==> inputs of juniper <==
## colour_change
module colour_change #
(
    parameter DATA_WIDTH = 24  
)
(
    input  wire                   clk,
    input  wire                   n_rst,
    input  wire [DATA_WIDTH-1:0] i_vid_data,
    input  wire                  i_vid_hsync,
    input  wire                  i_vid_vsync,
    input  wire                  i_vid_VDE,
    output reg [DATA_WIDTH-1:0] o_vid_data,
    output reg                  o_vid_hsync,
    output reg                  o_vid_vsync,
    output reg                  o_vid_VDE,
    input wire [3:0] btn,
    input wire [3:0] sw,
    output wire [3:0] led 
);
 assign led = 4'd0;
 wire [23:0] out1, out2,out3;
   wire hsync, vsync, vde, hsync2, vsync2, vde2, hsync3, vsync3, vde3;
   always@* begin
       case(sw)
           4'd1:begin o_vid_data=out1;
           o_vid_hsync = hsync;
           o_vid_vsync = vsync;
           o_vid_VDE = vde;
           end
           4'd2: begin 
            o_vid_data=out2;
            o_vid_hsync = hsync2;
            o_vid_vsync = vsync2;
            o_vid_VDE = vde2;
           end
           4'd3: begin 
           o_vid_data=out3;
           o_vid_hsync = hsync3;
           o_vid_vsync = vsync3;
           o_vid_VDE = vde3;
          end
          default: begin
           o_vid_data=i_vid_data;
           o_vid_hsync = i_vid_hsync;
           o_vid_vsync = i_vid_vsync;
           o_vid_VDE = i_vid_VDE;
           end
       endcase
   end
  ...
export LEC_CHECK = 0
export ABC_AREA = 1
export CAP_MARGIN = 20
export CORE_MARGIN = 2
export CORE_UTILIZATION = 72
export PLACE_DENSITY_LB_ADDON = 0.11
export SETUP_SLACK_MARGIN = 2.15
export SLEW_MARGIN = 20
create_clock -name core_clock -period 13.4 [get_ports {clk}]
run.sh (not shown) runs the stock make flow with config.mk's settings and CLKGATE_MAP_FILE=.
==> raven (differences from juniper) <==
==> flow/config.mk (replaced) <==
export PLATFORM = sky130hd
export DESIGN_NAME = colour_change
export DESIGN_NICKNAME = colour_change
export VERILOG_FILES = /design/flow/design.v
export SDC_FILE = /design/flow/constraint.sdc
export NUM_CORES = 4
export LEC_CHECK = 0
export ABC_AREA = 0
export CAP_MARGIN = 20
export CORE_ASPECT_RATIO = 0.5
export CORE_MARGIN = 2
export CORE_UTILIZATION = 25
export CTS_CLUSTER_DIAMETER = 281
export CTS_CLUSTER_SIZE = 99
export PLACE_DENSITY = 0.82
export SLEW_MARGIN = 20
==> flow/constraint.sdc (replaced) <==
create_clock -name core_clock -period 20.0 [get_ports {clk}]
set_input_delay 4.0000 -clock core_clock [delete_from_list [all_inputs] [get_ports {clk}]]
set_output_delay 4.0000 -clock core_clock [all_outputs]
set_load 0.01 [all_outputs]
==> yarrow (differences from juniper) <==
--- a/flow/config.mk
+++ b/flow/config.mk
@@ -10,5 +10,3 @@
 export CORE_MARGIN = 2
 export CORE_UTILIZATION = 72
-export PLACE_DENSITY_LB_ADDON = 0.11
-export SETUP_SLACK_MARGIN = 2.15
 export SLEW_MARGIN = 20
==> flow/constraint.sdc (replaced) <==
create_clock -name core_clock -period 22.0 [get_ports {clk}]
set_input_delay 4.4000 -clock core_clock [delete_from_list [all_inputs] [get_ports {clk}]]
set_output_delay 4.4000 -clock core_clock [all_outputs]
set_load 0.01 [all_outputs]
==> onyx (differences from juniper) <==
--- a/flow/config.mk
+++ b/flow/config.mk
@@ -6,9 +6,6 @@
 export NUM_CORES = 4
 export LEC_CHECK = 0
-export ABC_AREA = 1
 export CAP_MARGIN = 20
 export CORE_MARGIN = 2
-export CORE_UTILIZATION = 72
-export PLACE_DENSITY_LB_ADDON = 0.11
-export SETUP_SLACK_MARGIN = 2.15
+export CORE_UTILIZATION = 40
 export SLEW_MARGIN = 20
==> flow/constraint.sdc (replaced) <==
create_clock -name core_clock -period 18.1 [get_ports {clk}]
set_input_delay 3.6200 -clock core_clock [delete_from_list [all_inputs] [get_ports {clk}]]
set_output_delay 3.6200 -clock core_clock [all_outputs]
set_load 0.01 [all_outputs]
==> comparison table <==
| metric | onyx | raven | juniper | yarrow |
|---|---|---|---|---|
| Status | complete, no violations | complete, no violations | did not finish | complete, no violations |
| Last stage reached | - | - | 5_1_grt | - |
| Number of placed cells counting well taps | 3,979 | 4,505 | 3,792 | 3,720 |
| Worst path bufs/invs | 7 | 4 | - | 12 |
| Fin. Hold Viols | 0 | 0 | - | 0 |
| TritonCTS clock tree | built | built | - | built |
| Fraction of standard cell area that is sequential | 18.29% | 18.01% | - | 20.03% |
| Proportion of final cell area spent on non-clock buffers | 3.042% | 2.430% | - | 2.446% |
| Last element of the critical path | skin.cr[8]$_DFFE_PN_ | pos.o_vid_data[23]$_DFFE_PN_ | - | pos.o_vid_data[23]$_DFFE_PN_ |
| Setup violators final | 0 | 0 | - | 0 |
| Register-to-register path setup slack | 1.19 ns | 2.43 ns | - | 8.28 ns |
| Number of cell instances after yosys synthesis | 3,106 | 3,106 | 3,234 | 3,234 |
| Area of the mapped netlist | 26,120 um2 | 26,120 um2 | 24,150 um2 | 24,150 um2 |
| Clock latency on the worst-skew pair | 0.45 ns | 0.44 ns | - | 0.45 ns |
| Cell depth of the worst hold path | 0 | 0 | - | 0 |
| Max-cap violation count | 0 | 0 | - | 0 |
| Core Box Area | 64,460 um2 | 103,100 um2 | 33,280 um2 | 33,280 um2 |
| Final worst clock skew | 0.02090 ns | 0.01578 ns | - | 0.01877 ns |
| Period utilisation layout | 93.45% | 92.27% | - | 76.28% |
| Final instance count without filler cells | 4,011 | 4,536 | - | 3,752 |
| Site Rows | 93 | 83 | 67 | 67 |
| Slowest-stage cell, CP | sky130_fd_sc_hd__o41ai_4 | sky130_fd_sc_hd__clkdlybuf4s50_1 | - | sky130_fd_sc_hd__clkdlybuf4s50_1 |
| Top class by area | combinational gates | combinational gates | - | combinational gates |
| Crit path kind | flip-flop to flip-flop | primary input to flip-flop | - | primary input to flip-flop |
| Depth of the most critical reg-to-reg path | 61 | 58 | - | 92 |

* * *

==> run a: inputs <==
==> flow/design.v <==
`timescale 1ns / 1ps
module skin_detection(
    input clk,
    input n_rst,
    input [23:0] i_vid_data,
    input i_vid_hsync,
    input i_vid_vsync,
    input i_vid_VDE,
    input [3:0] sw,
    output reg [23:0] o_vid_data,
    output reg o_vid_hsync,
    output reg o_vid_vsync,
    output reg o_vid_VDE
);
    localparam [7:0] skin_y = 8'd80;
    localparam [7:0] skin_cb_min = 8'd70;  
    localparam [7:0] skin_cb_max = 8'd135;  
    localparam [7:0] skin_cr_min = 8'd120;  
    localparam [7:0] skin_cr_max = 8'd180;   
    reg signed [8:0] y, ytemp;
    reg signed [8:0] cb;
    reg signed [8:0] cr;
    reg signed [8:0] rtemp,gtemp,btemp, rtemp2, gtemp2, btemp2;
    localparam [7:0] r  = 8'd255;
    localparam [7:0] g = 8'd0;
    localparam [7:0] b = 8'd255;
    wire [7:0] red, green, blue;
    assign {red, blue, green} = i_vid_data;
    wire hsync = i_vid_hsync;
    wire vsync = i_vid_vsync;
    wire VDE = i_vid_VDE;
    always @(posedge clk) begin
        if(sw == 4'd1) begin
        ytemp <= 16+ (256*red+green*645+blue*98)/1000;
        cb <= (577*(btemp-ytemp))/1000+128;
        cr <= (713*(rtemp-ytemp))/1000+128;
        y <= ytemp;
        rtemp <= red;
        gtemp <= green;
        btemp <= blue;
        rtemp2 <= rtemp;
        gtemp2 <= gtemp;
        btemp2 <= btemp;
        if(y > skin_y && skin_cb_min < cb && skin_cb_max > cb && skin_cr_min < cr && skin_cr_max > cr) begin
            o_vid_data[23:16] <= rtemp2;
            o_vid_data[15:8] <= btemp2;
            o_vid_data[7:0] <= gtemp2;
        end else begin
            o_vid_data[23:16] <= r;
            o_vid_data[15:8] <= b;
            o_vid_data[7:0] <= g;
        end
        o_vid_hsync <=  hsync;
        o_vid_vsync <=  vsync;
        o_vid_VDE <=  VDE;
    end
    end
endmodule
`timescale 1ns / 1ps
module inversion(
    input clk,
    input n_rst,
    input [23:0] i_vid_data,
    input i_vid_hsync,
    input i_vid_vsync,
    input i_vid_VDE,
    input [3:0] sw,
    output reg [23:0] o_vid_data,
    output reg o_vid_hsync,
    output reg o_vid_vsync,
    output reg o_vid_VDE
);
    wire [7:0] red, green, blue;
    assign {red, green, blue} = i_vid_data;
 always @(posedge clk) begin
        if(sw == 4'd2) begin
            o_vid_data[23:16] <= 255-red;
            o_vid_data[15:8] <= 255-green;
            o_vid_data[7:0] <= 255-blue;
        end
        o_vid_hsync <= i_vid_hsync;
        o_vid_vsync <=  i_vid_vsync;
        o_vid_VDE <=  i_vid_VDE;
        end
endmodule
`timescale 1ns / 1ps
module position(
input clk,
    input n_rst,
    input [23:0] i_vid_data,
    input i_vid_hsync,
    input i_vid_vsync,
    input i_vid_VDE,
    input [3:0] sw,
    output reg [23:0] o_vid_data,
    output reg o_vid_hsync,
    output reg o_vid_vsync,
    output reg o_vid_VDE
);
    wire [7:0] red, green, blue;
    reg [16:0] vcount, hcount;
    reg [16:0] vcount_q, hcount_q;
    assign {red, blue, green} = i_vid_data;
    always @* begin
        hcount = hcount_q;
        vcount = vcount_q;
        if(!n_rst) begin
            hcount = 0;
            vcount = 0;
        end else
            if(i_vid_VDE) begin
        if(hcount_q>=16'd1919) begin
            hcount = 0;
            if(vcount_q>=16'd1079)
                vcount =0;
         else vcount = vcount_q +1;
    end else hcount = hcount_q +1;
    end
    end
    always @(posedge clk) begin
        hcount_q <= hcount;
        vcount_q <= vcount;
    end
    wire [7:0] grey = (3*red)/100 + (59*green)/100 + (11*blue)/100;
     always @(posedge clk) begin
           if(sw == 4'd3) begin
             if (hcount > 200 && hcount < 800) begin
                o_vid_data[23:16] <= grey;
                 o_vid_data[15:8] <= grey; 
                 o_vid_data[7:0] <= grey;         
           end
           else
             o_vid_data <= i_vid_data;
           end
           o_vid_hsync <= i_vid_hsync;
           o_vid_vsync <=  i_vid_vsync;
           o_vid_VDE <=  i_vid_VDE;
           end
endmodule
`timescale 1ns / 1ps
module colour_change #
(
    parameter DATA_WIDTH = 24  
)
(
    input  wire                   clk,
    input  wire                   n_rst,
    input  wire [DATA_WIDTH-1:0] i_vid_data,
    input  wire                  i_vid_hsync,
    input  wire                  i_vid_vsync,
    input  wire                  i_vid_VDE,
    output reg [DATA_WIDTH-1:0] o_vid_data,
    output reg                  o_vid_hsync,
    output reg                  o_vid_vsync,
    output reg                  o_vid_VDE,
    input wire [3:0] btn,
    input wire [3:0] sw,
    output wire [3:0] led 
);
 assign led = 4'd0;
 wire [23:0] out1, out2,out3;
   wire hsync, vsync, vde, hsync2, vsync2, vde2, hsync3, vsync3, vde3;
   always@* begin
       case(sw)
           4'd1:begin o_vid_data=out1;
           o_vid_hsync = hsync;
           o_vid_vsync = vsync;
           o_vid_VDE = vde;
           end
           4'd2: begin 
            o_vid_data=out2;
            o_vid_hsync = hsync2;
            o_vid_vsync = vsync2;
            o_vid_VDE = vde2;
           end
           4'd3: begin 
           o_vid_data=out3;
           o_vid_hsync = hsync3;
           o_vid_vsync = vsync3;
           o_vid_VDE = vde3;
          end
          default: begin
           o_vid_data=i_vid_data;
           o_vid_hsync = i_vid_hsync;
           o_vid_vsync = i_vid_vsync;
           o_vid_VDE = i_vid_VDE;
           end
       endcase
   end
   skin_detection skin(.clk(clk), .n_rst(n_rst), .i_vid_data(i_vid_data), .i_vid_hsync(i_vid_hsync), .i_vid_vsync(i_vid_vsync), .i_vid_VDE(i_vid_VDE), .o_vid_data(out1), .o_vid_hsync(hsync), .o_vid_vsync(vsync), .o_vid_VDE(vde), .sw(sw));
   inversion inverse(.clk(clk), .n_rst(n_rst), .i_vid_data(i_vid_data), .i_vid_hsync(i_vid_hsync), .i_vid_vsync(i_vid_vsync), .i_vid_VDE(i_vid_VDE), .o_vid_data(out2), .o_vid_hsync(hsync2), .o_vid_vsync(vsync2), .o_vid_VDE(vde2), .sw(sw));
   position pos(.clk(clk), .n_rst(n_rst), .i_vid_data(i_vid_data), .i_vid_hsync(i_vid_hsync), .i_vid_vsync(i_vid_vsync), .i_vid_VDE(i_vid_VDE), .o_vid_data(out3), .o_vid_hsync(hsync3), .o_vid_vsync(vsync3), .o_vid_VDE(vde3), .sw(sw));
endmodule
==> flow/run.sh <==
#!/bin/bash
# the make line also repeats each setting of config.mk as NAME=value (left out here)
make -C /OpenROAD-flow-scripts/flow DESIGN_CONFIG=/design/flow/config.mk WORK_HOME=/design/flow/orfs CLKGATE_MAP_FILE= finish
==> flow/config.mk <==
export PLATFORM = sky130hd
export DESIGN_NAME = colour_change
export DESIGN_NICKNAME = colour_change
export VERILOG_FILES = /design/flow/design.v
export SDC_FILE = /design/flow/constraint.sdc
export NUM_CORES = 4
export LEC_CHECK = 0
export ABC_AREA = 0
export CAP_MARGIN = 25
export CELL_PAD_IN_SITES_GLOBAL_PLACEMENT = 0
export CORE_ASPECT_RATIO = 0.5
export CORE_MARGIN = 2
export CORE_UTILIZATION = 65
export CTS_CLUSTER_DIAMETER = 88
export PLACE_DENSITY_LB_ADDON = 0.04
export SLEW_MARGIN = 20
export TNS_END_PERCENT = 70
==> flow/constraint.sdc <==
create_clock -name core_clock -period 32.1 [get_ports {clk}]
set_input_delay 6.4200 -clock core_clock [delete_from_list [all_inputs] [get_ports {clk}]]
set_output_delay 6.4200 -clock core_clock [all_outputs]
set_load 0.01 [all_outputs]
==> inputs of run b, as changes to run a <==
ABC_AREA = 1   (was 0)
CAP_MARGIN = 20   (was 25)
CELL_PAD_IN_SITES_GLOBAL_PLACEMENT = unset   (was 0)
CORE_ASPECT_RATIO = unset   (was 0.5)
CORE_UTILIZATION = 72   (was 65)
CTS_CLUSTER_DIAMETER = 184   (was 88)
CTS_CLUSTER_SIZE = 98   (was unset)
PLACE_DENSITY_LB_ADDON = unset   (was 0.04)
TNS_END_PERCENT = unset   (was 70)
==> flow/constraint.sdc (replaced) <==
create_clock -name core_clock -period 13.4 [get_ports {clk}]
set_input_delay 2.6800 -clock core_clock [delete_from_list [all_inputs] [get_ports {clk}]]
set_output_delay 2.6800 -clock core_clock [all_outputs]
set_load 0.01 [all_outputs]
==> inputs of run c, as changes to run a <==
CORE_ASPECT_RATIO = unset   (was 0.5)
CORE_UTILIZATION = 71   (was 65)
CTS_CLUSTER_DIAMETER = 205   (was 88)
CTS_CLUSTER_SIZE = 35   (was unset)
SETUP_SLACK_MARGIN = 0.52   (was unset)
==> flow/constraint.sdc (replaced) <==
create_clock -name core_clock -period 10.2 [get_ports {clk}]
set_input_delay 2.0400 -clock core_clock [delete_from_list [all_inputs] [get_ports {clk}]]
set_output_delay 2.0400 -clock core_clock [all_outputs]
set_load 0.01 [all_outputs]
==> comparison table <==
quantity                                                                                         run c                             run a                            run b
Post-synthesis share of cell area spent on full adders, half adders and majority gates           0.199                             0.199                            0.203
Setup TNS                                                                                            -                              0 ns                             0 ns
Post-detail-place hpwl                                                                        85500 µm                          50700 µm                         45800 µm
Biggest Area Class                                                                                   -   multi-input combinational cells  multi-input combinational cells
Proportion of netlist area held by the largest area contributor                                  0.183                             0.183                            0.198
Number of antenna violations at the first check in global routing                                    -                                 1                                0
Fraction of the yosys area taken by sequential cells                                             0.198                             0.198                            0.214
Crit-path slowest cell                                                                               -  sky130_fd_sc_hd__clkdlybuf4s50_1            sky130_fd_sc_hd__fa_1
Last element of the critical path                                                                    -      pos.o_vid_data[23]$_DFFE_PN_     pos.o_vid_data[23]$_DFFE_PN_
Cells after DPL                                                                                   4506                              3630                             3804
Top Usage Layer GRT                                                                                  -                              met2                             met2
Clock slew at the register clock pins of the worst setup and hold paths                              -                           0.08 ns                          0.09 ns
Clk tree area frac                                                                                   -                            0.0235                           0.0234
TritonCTS clock tree                                                                                 -                               yes                              yes
Wire length on met1                                                                                  -                          31000 µm                         24600 µm
WP data arrival                                                                                      -                          21.26 ns                         13.13 ns
Final core area utilization                                                                          -                             0.707                            0.830
Root buf cell                                                                                        -        sky130_fd_sc_hd__clkbuf_16       sky130_fd_sc_hd__clkbuf_16
Seq/total area                                                                                       -                             0.186                            0.187
Area of all placed cells without fillers                                                             -                         27800 µm²                        27600 µm²
Number of sinks on the clock net                                                                     -                               179                              179
Cell Area, Synth                                                                             26100 µm²                         26100 µm²                        24200 µm²
Run status                                                                              did not finish          timing/DRC/antenna clean         timing/DRC/antenna clean
Stage where the flow stopped                                                                   4_1_cts                                 -                                -
